==> inputs of run X <==
==> flow/design.v <==
`timescale 1ns/1ns
module cpx_multiply #(parameter xi_bits = 12,
		                  parameter xq_bits = 12,
		                  parameter yi_bits = 12,
		                  parameter yq_bits = 12,
		                  parameter i_bits = 24,
		                  parameter q_bits = 24
		                  )
   (input clk,
    input                      rst,
    input                      m_axis_tready,
    input                      m_axis_tvalid,
    input signed [xi_bits-1:0] xi,
    input signed [xq_bits-1:0] xq,
    input signed [yi_bits-1:0] yi,
    input signed [yq_bits-1:0] yq,
    output reg                 s_axis_tready,
    output signed [i_bits-1:0] i,
    output signed [q_bits-1:0] q,
    output reg                 s_axis_tvalid
    );
   reg [2:0]                   pipeline;
   reg signed [(xi_bits + yi_bits)-1:0] 	   i_sub;
   reg signed [(xi_bits + yi_bits)-1:0]      i_sub_out;
   reg signed [(xq_bits + yq_bits)-1:0]      q_add;
   reg signed [(xq_bits + yq_bits)-1:0]      q_add_out;
   reg signed [(xi_bits + yi_bits)-1:0]      xu;
   reg signed [(xi_bits + yi_bits)-1:0]      xu_out;
   reg signed [(xq_bits + yq_bits)-1:0]      yv;
   reg signed [(xq_bits + yq_bits)-1:0]      yv_out;
   reg signed [(xi_bits + yq_bits)-1:0]      xv;
   reg signed [(xi_bits + yq_bits)-1:0]      xv_out;
   reg signed [(xq_bits + yi_bits)-1:0]      yu;
   reg signed [(xq_bits + yi_bits)-1:0]      yu_out;
   assign i = i_sub_out[(xi_bits+yi_bits)-1: (xi_bits+yi_bits-i_bits)];
   assign q = q_add_out[(xq_bits+yq_bits)-1: (xq_bits+yq_bits-q_bits)];
   always @(posedge clk) begin
      if (rst) begin
         xu <= 'd0;
         yv <= 'd0;
         xv <= 'd0;
         yu <= 'd0;
      end else if (m_axis_tvalid & s_axis_tready) begin
         xu <= xi * yi;
         yv <= xq * yq;
         xv <= xi * yq;
         yu <= xq * yi;
      end else begin
         xu <= xu;
         yv <= yv;
         xv <= xv;
         yu <= yu;
      end  
   end
   always @(posedge clk) begin
      if (rst) begin
         xu_out <= 'd0;
         yv_out <= 'd0;
         xv_out <= 'd0;
         yu_out <= 'd0;
         i_sub <= 'd0;
         i_sub_out <= 'd0;
         q_add <= 'd0;
         q_add_out <= 'd0;
      end else if(m_axis_tready) begin
         xu_out <= xu;
         yv_out <= yv;
         xv_out <= xv;
         yu_out <= yu;
         i_sub <= xu_out - yv_out;
         i_sub_out <= i_sub;
         q_add <= xv_out + yu_out;
         q_add_out <= q_add;
      end  
      else begin
         xu_out <= xu_out;
         yv_out <= yv_out;
         xv_out <= xv_out;
         yu_out <= yu_out;
         i_sub <= i_sub;
         i_sub_out <= i_sub_out;
         q_add <= q_add;
         q_add_out <= q_add_out;
      end  
   end  
   always @(posedge clk) begin
      if (rst) begin
         pipeline <= 3'b0;
         s_axis_tvalid <= 1'b0;
      end else begin
         if(m_axis_tvalid & s_axis_tready) begin
            pipeline <= (pipeline << 1) | {2'b00, m_axis_tready};
         end else if (m_axis_tready) begin
            pipeline <= (pipeline << 1);
         end
         s_axis_tvalid <= pipeline[2];
      end
   end  
   always @(posedge clk) begin
      if (rst) begin
         s_axis_tready <= 1'b0;
      end else begin
         s_axis_tready <= m_axis_tready | ~pipeline[0];
      end
   end
endmodule  
`timescale 1ns/1ns
module dot_prod_pip #(parameter xi_bits = 12,
                      parameter xq_bits = 12,
                      parameter yi_bits = 12,
                      parameter yq_bits = 12,
                      parameter i_bits = 24,
                      parameter q_bits = 24,
                      parameter dot_length = 5,
                      parameter dot_length_counter_bits = 3,
                      parameter sum_i_bits = 24,
                      parameter sum_q_bits = 24
                      )
   (input clk,
    input                          rst,
    input                          m_axis_product_tready,
    input                          m_axis_x_tvalid,
    input [xi_bits - 1:0]          xi,
    input [xq_bits - 1:0]          xq,
    input                          m_axis_y_tvalid,
    input [yi_bits - 1:0]          yi,
    input [yq_bits - 1:0]          yq,
    output reg                     s_axis_product_tvalid,
    output reg signed [i_bits-1:0] i,
    output reg signed [q_bits-1:0] q
    );
   wire                            cpx_m_axis_tvalid;
   wire signed [xi_bits + yi_bits -1:0] mult_out_i;
   wire signed [xq_bits + yq_bits -1:0] mult_out_q;
   wire signed [sum_i_bits - 1:0]       mult_out_i_extended;
   wire signed [sum_q_bits - 1:0]       mult_out_q_extended;
   reg signed [sum_i_bits - 1:0]        sum_i;
   reg signed [sum_q_bits - 1:0]        sum_q;
   reg [dot_length_counter_bits:0]      dot_length_counter;
   wire [31:0]                          dot_length_counter_extended;
   wire                                 s_axis_cpx_tvalid;
   wire                                 s_axis_cpx_tready;
   assign cpx_m_axis_tvalid = m_axis_x_tvalid & m_axis_y_tvalid;
   assign mult_out_i_extended = { {(sum_i_bits - (xi_bits + yi_bits)){mult_out_i[xi_bits + yi_bits - 1]}}, mult_out_i};
   assign mult_out_q_extended = { {(sum_q_bits - (xq_bits + yq_bits)){mult_out_q[xq_bits + yq_bits - 1]}}, mult_out_q};
   assign dot_length_counter_extended = { {(31 - dot_length_counter_bits){dot_length_counter[dot_length_counter_bits]}}, dot_length_counter};
   cpx_multiply #(.xi_bits(xi_bits),
                  .xq_bits(xq_bits),
                  .yi_bits(yi_bits),
                  .yq_bits(yq_bits),
                  .i_bits(xi_bits + yi_bits),
                  .q_bits(xq_bits + yq_bits)) cpx_multiply_dot_pip(.clk(clk),
                                                                   .rst(rst),
                                                                   .m_axis_tready(m_axis_product_tready),
                                                                   .m_axis_tvalid(cpx_m_axis_tvalid),
                                                                   .xi(xi),
                                                                   .xq(xq),
                                                                   .yi(yi),
                                                                   .yq(yq),
                                                                   .i(mult_out_i),
                                                                   .q(mult_out_q),
                                                                   .s_axis_tready(s_axis_cpx_tready),
                                                                   .s_axis_tvalid(s_axis_cpx_tvalid));
   always @(posedge clk) begin
      if (rst) begin
         dot_length_counter <= -'d1;
         sum_i <= 'd0;
         sum_q <= 'd0;
      end
      else if (s_axis_cpx_tvalid && m_axis_product_tready) begin
         if (dot_length_counter_extended < (dot_length - 1)) begin
            dot_length_counter <= dot_length_counter + 1'b1;
            sum_i <= sum_i + mult_out_i_extended;
            sum_q <= sum_q + mult_out_q_extended;
         end
         else begin
            dot_length_counter <= 'd0;
            sum_i <= mult_out_i_extended;
            sum_q <= mult_out_q_extended;
         end  
      end  
      else if (m_axis_product_tready) begin
         if(dot_length_counter_extended == (dot_length - 1)) begin
            dot_length_counter <= 'd0;
            sum_i <= 'd0;
            sum_q <= 'd0;
         end
      end
   end  
   always @(posedge clk) begin
      if (rst) begin
         s_axis_product_tvalid <= 1'b0;
         i <= 'd0;
         q <= 'd0;
      end
      else if(dot_length_counter_extended == (dot_length - 1)) begin
         s_axis_product_tvalid <= 1'b1;
         i <= sum_i[sum_i_bits - 1:(sum_i_bits - i_bits)];
         q <= sum_q[sum_q_bits - 1:(sum_q_bits - q_bits)];
      end
      else begin
         s_axis_product_tvalid <= 1'b0;
         i <= i;
         q <= q;
      end
   end
endmodule  
`timescale 1ns/1ns
module arg_max #(parameter buffer_length = 10,
                 parameter index_bits = 4,
                 parameter out_max_bits = 4,
                 parameter i_bits = 12,
                 parameter q_bits = 12
                 )
   (input clk,
    input                           rst,
    input                           m_axis_tvalid,
    input signed [i_bits - 1:0]     xi,
    input signed [q_bits - 1:0]     xq,
    output reg                      s_axis_tready,
    input                           m_axis_tready,
    output reg [out_max_bits - 1:0] out_max,
    output reg [index_bits-1:0]     index,
    output reg                      s_axis_tvalid
    );
   reg signed [index_bits:0]        icounter;
   wire signed [31:0]               icounter_extended;
   reg [i_bits + i_bits - 2:0]      i_square;
   reg [q_bits + q_bits - 2:0]      q_square;
   reg [out_max_bits - 1:0]         argsum;
   reg                              sq_stage_valid;
   reg                              sum_stage_valid;
   reg                              cmp_stage_valid;
   wire                             result_collected;
   reg                              result_collected_buff;
   wire                             result_collected_cond;
   assign icounter_extended = { {(31 - index_bits){icounter[index_bits]}}, icounter};
   assign result_collected = s_axis_tvalid & m_axis_tready;
   assign result_collected_cond = result_collected | result_collected_buff;
   always @(posedge clk) begin
      if (rst) begin
         s_axis_tready <= 1'b0;
      end
      else if (icounter_extended < buffer_length) begin
         s_axis_tready <= 1'b1;
      end
      else if ((icounter_extended == buffer_length) | result_collected_cond) begin
         s_axis_tready <= 1'b1;
      end
      else begin
         s_axis_tready <= 1'b0;
      end
   end
   always @(posedge clk) begin
      if (rst) begin
         i_square <= 'd0;
         q_square <= 'd0;
         sq_stage_valid <= 1'b0;
      end
      else if (m_axis_tvalid & (s_axis_tready)) begin
         i_square <= xi * xi;
         q_square <= xq * xq;
         sq_stage_valid <= 1'b1;
      end else begin
         i_square <= i_square;
         q_square <= q_square;
         sq_stage_valid <= 1'b0;
      end
   end
   always @(posedge clk) begin
      if (rst) begin
         argsum <= 'd0;
         sum_stage_valid <= 1'b0;
      end
      else if (sq_stage_valid) begin
         argsum <= i_square + q_square;
         sum_stage_valid <= 1'b1;
      end
      else if ((icounter_extended == buffer_length -1) && !sq_stage_valid) begin
         argsum <= 'd0;
         sum_stage_valid <= 1'b0;
      end
      else begin
         argsum <= argsum;
         sum_stage_valid <= 1'b0;
      end
   end
   always @(posedge clk) begin
      if (rst) begin
         index <= 'd0;
         out_max <= 'd0;
         cmp_stage_valid <= 1'b0;
      end
      else if ((icounter_extended == 'd0) && !sum_stage_valid && result_collected_cond) begin
         index <= 'd0;
         out_max <= argsum;
         cmp_stage_valid <= 1'b0;
      end
      else if ((argsum > out_max) && sum_stage_valid) begin
         index <= icounter[index_bits - 1:0];
         out_max <= argsum;
         cmp_stage_valid <= 1'b1;
      end
      else if (sum_stage_valid) begin
         index <= index;
         out_max <= out_max;
         cmp_stage_valid <= 1'b1;
      end
      else begin
         index <= index;
         out_max <= out_max;
         cmp_stage_valid <= 1'b0;
      end
   end  
   always @(posedge clk) begin
      if (rst) begin
         icounter <= 'd0;
      end
      else if (icounter_extended < (buffer_length - 1)) begin
         if (sum_stage_valid) begin
            icounter <= icounter + 1'b1;
         end else begin
            icounter <= icounter;
         end
      end
      else if (icounter_extended == (buffer_length - 1)) begin
         icounter <= 'd0;
      end else begin
         icounter <= icounter;
      end
   end  
   always @(posedge clk) begin
      if (rst) begin
         result_collected_buff <= 1'b0;
         s_axis_tvalid <= 1'b0;
      end
      else begin
         result_collected_buff <= result_collected;
         if (result_collected_cond) begin
            s_axis_tvalid <= 1'b0;
         end
         else if (icounter_extended == (buffer_length - 1)) begin
            s_axis_tvalid <= 1'b1;
         end
         else begin
            s_axis_tvalid <= s_axis_tvalid;
         end
      end
   end
endmodule  
`timescale 1ns/1ns
module x_corr #(parameter xi_bits = 12,
                parameter xq_bits = 12,
                parameter yi_bits = 12,
                parameter yq_bits = 12,
                parameter i_bits = 31,
                parameter q_bits = 31,
                parameter length = 102,
                parameter length_counter_bits = 7,
                parameter out_max_bits = 62
                )
   (input clk,
    input                              rst,
    output                             s_axis_tready,
    input [xi_bits - 1:0]              xi,
    input [xq_bits - 1:0]              xq,
    input [yi_bits - 1:0]              yi,
    input [yq_bits - 1:0]              yq,
    input                              m_axis_tvalid,
    input                              m_axis_tready,
    output [out_max_bits - 1:0]        out_max,
    output [length_counter_bits - 1:0] index,
    output                             s_axis_tvalid
    );
   wire                                s_axis_product_tvalid;
   wire                                m_axis_x_tvalid;
   wire                                m_axis_y_tvalid;
   wire                                m_axis_product_tready;
   wire signed [31 - 1:0] i;
   wire signed [31 - 1:0] q;
   assign m_axis_x_tvalid = m_axis_tvalid;
   assign m_axis_y_tvalid = m_axis_tvalid;
   assign m_axis_product_tready = s_axis_tready;
   dot_prod_pip #(.xi_bits(12),
                  .xq_bits(12),
                  .yi_bits(12),
                  .yq_bits(12),
                  .i_bits(31),
                  .q_bits(31),
                  .dot_length(100),
                  .dot_length_counter_bits(7),
                  .sum_i_bits(31),
                  .sum_q_bits(31)
                  ) dp_x_corr (.clk(clk),
                               .rst(rst),
                               .m_axis_product_tready(m_axis_product_tready),
                               .m_axis_x_tvalid(m_axis_x_tvalid),
                               .xi(xi),
                               .xq(xq),
                               .m_axis_y_tvalid(m_axis_y_tvalid),
                               .yi(yi),
                               .yq(yq),
                               .s_axis_product_tvalid(s_axis_product_tvalid),
                               .i(i),
                               .q(q)
                               );
                                  arg_max #(.buffer_length(length),
                                            .index_bits(length_counter_bits),
                                            .out_max_bits(out_max_bits),
                                            .i_bits(31),
                                            .q_bits(31)) arg_max_xc(.clk(clk),
                                                                    .rst(rst),
                                                                    .m_axis_tvalid(s_axis_product_tvalid),
                                                                    .xi(i),
                                                                    .xq(q),
                                                                    .s_axis_tready(s_axis_tready),
                                                                    .m_axis_tready(m_axis_tready),
                                                                    .out_max(out_max),
                                                                    .index(index),
                                                                    .s_axis_tvalid(s_axis_tvalid)
                                                                    );
endmodule  
==> flow/run.sh <==
#!/bin/bash
# the make line also repeats each setting of config.mk as NAME=value (left out here)
make -C /OpenROAD-flow-scripts/flow DESIGN_CONFIG=/design/flow/config.mk WORK_HOME=/design/flow/orfs CLKGATE_MAP_FILE= finish
==> flow/config.mk <==
export PLATFORM = sky130hd
export DESIGN_NAME = x_corr
export DESIGN_NICKNAME = x_corr
export VERILOG_FILES = /design/flow/design.v
export SDC_FILE = /design/flow/constraint.sdc
export NUM_CORES = 4
export LEC_CHECK = 0
export CAP_MARGIN = 35
export CORE_MARGIN = 2
export CORE_UTILIZATION = 72
export CTS_CLUSTER_DIAMETER = 82
export CTS_CLUSTER_SIZE = 14
export PLACE_DENSITY_LB_ADDON = 0.2
export SETUP_SLACK_MARGIN = 1.13
export SLEW_MARGIN = 20
==> flow/constraint.sdc <==
create_clock -name core_clock -period 7.91 [get_ports {clk}]
set_input_delay 1.5820 -clock core_clock [delete_from_list [all_inputs] [get_ports {clk}]]
set_output_delay 1.5820 -clock core_clock [all_outputs]
set_load 0.01 [all_outputs]
==> run Z (differences from run X) <==
Settings changed: CAP_MARGIN 35 to 30, CORE_ASPECT_RATIO set to 0.65, CORE_UTILIZATION 72 to 18, CTS_CLUSTER_DIAMETER 82 to unset, CTS_CLUSTER_SIZE 14 to unset, GPL_ROUTABILITY_DRIVEN set to 0, GPL_TIMING_DRIVEN set to 0, PLACE_DENSITY_LB_ADDON 0.2 to 0.04, SETUP_SLACK_MARGIN 1.13 to unset.
==> flow/constraint.sdc (replaced) <==
create_clock -name core_clock -period 15.3 [get_ports {clk}]
set_input_delay 3.0600 -clock core_clock [delete_from_list [all_inputs] [get_ports {clk}]]
set_output_delay 3.0600 -clock core_clock [all_outputs]
set_load 0.01 [all_outputs]
==> comparison <==
- Against run X, the power of run Z is lower by 27%.
- Between run X and run Z, the lower final area is in run X (gap about 3%, measured against run Z).
- Run Z passed the timing, DRC and antenna checks. Run X produced a layout that fails on setup timing.
- In run Z the sequential share of layout area is lower than in run X, by 0.45 points.
- Of run Z and run X, run Z has the higher setup slack (gap 2.6 ns).
- Against run X, the register-to-register slack of run Z is higher by 2.6 ns.
- Non-clock buffer count: run X is higher than run Z (85).
- Of run X and run Z, run Z has the higher routed wire length (gap about 46%, measured against run Z).
==> figures <==
| metric | run X | run Z |
|---|---|---|
| Transition time of the tightest slew-check pin | 0.964 ns | 1.21 ns |
| Outcome | failed layout checks | complete, no violations |
| Violated checks | setup timing | - |
| Logic gate fraction of the total cell area | 69.7% | 66.2% |
| Final WS setup | -0.0977 ns | 2.48 ns |
| Largest net degree at the start of global routing | 165 | 17 |
| Tool warnings | 52 | 41 |
| Placeable Area | 160000 um2 | 641000 um2 |
| Via count of the first global-routing pass | 97960 | 96743 |
| Worst Hold Margin | 0.436 ns | 0.429 ns |
| Half-perimeter wire length after detailed placement | 257000 um | 551000 um |
| Length of routed wiring on met1 | 122000 um | 374000 um |
| Delay contributed by the slowest stage of the critical path | 0.61 ns | 1.12 ns |
| Placed Cells incl. Taps | 15175 | 21731 |
| Die Y | 405 um | 651 um |
| Wire length reported by the detailed router | 338000 um | 625000 um |
| Leakage power figure | 0.0676 uW | 0.0663 uW |
Power and IR drop assume default switching activity.
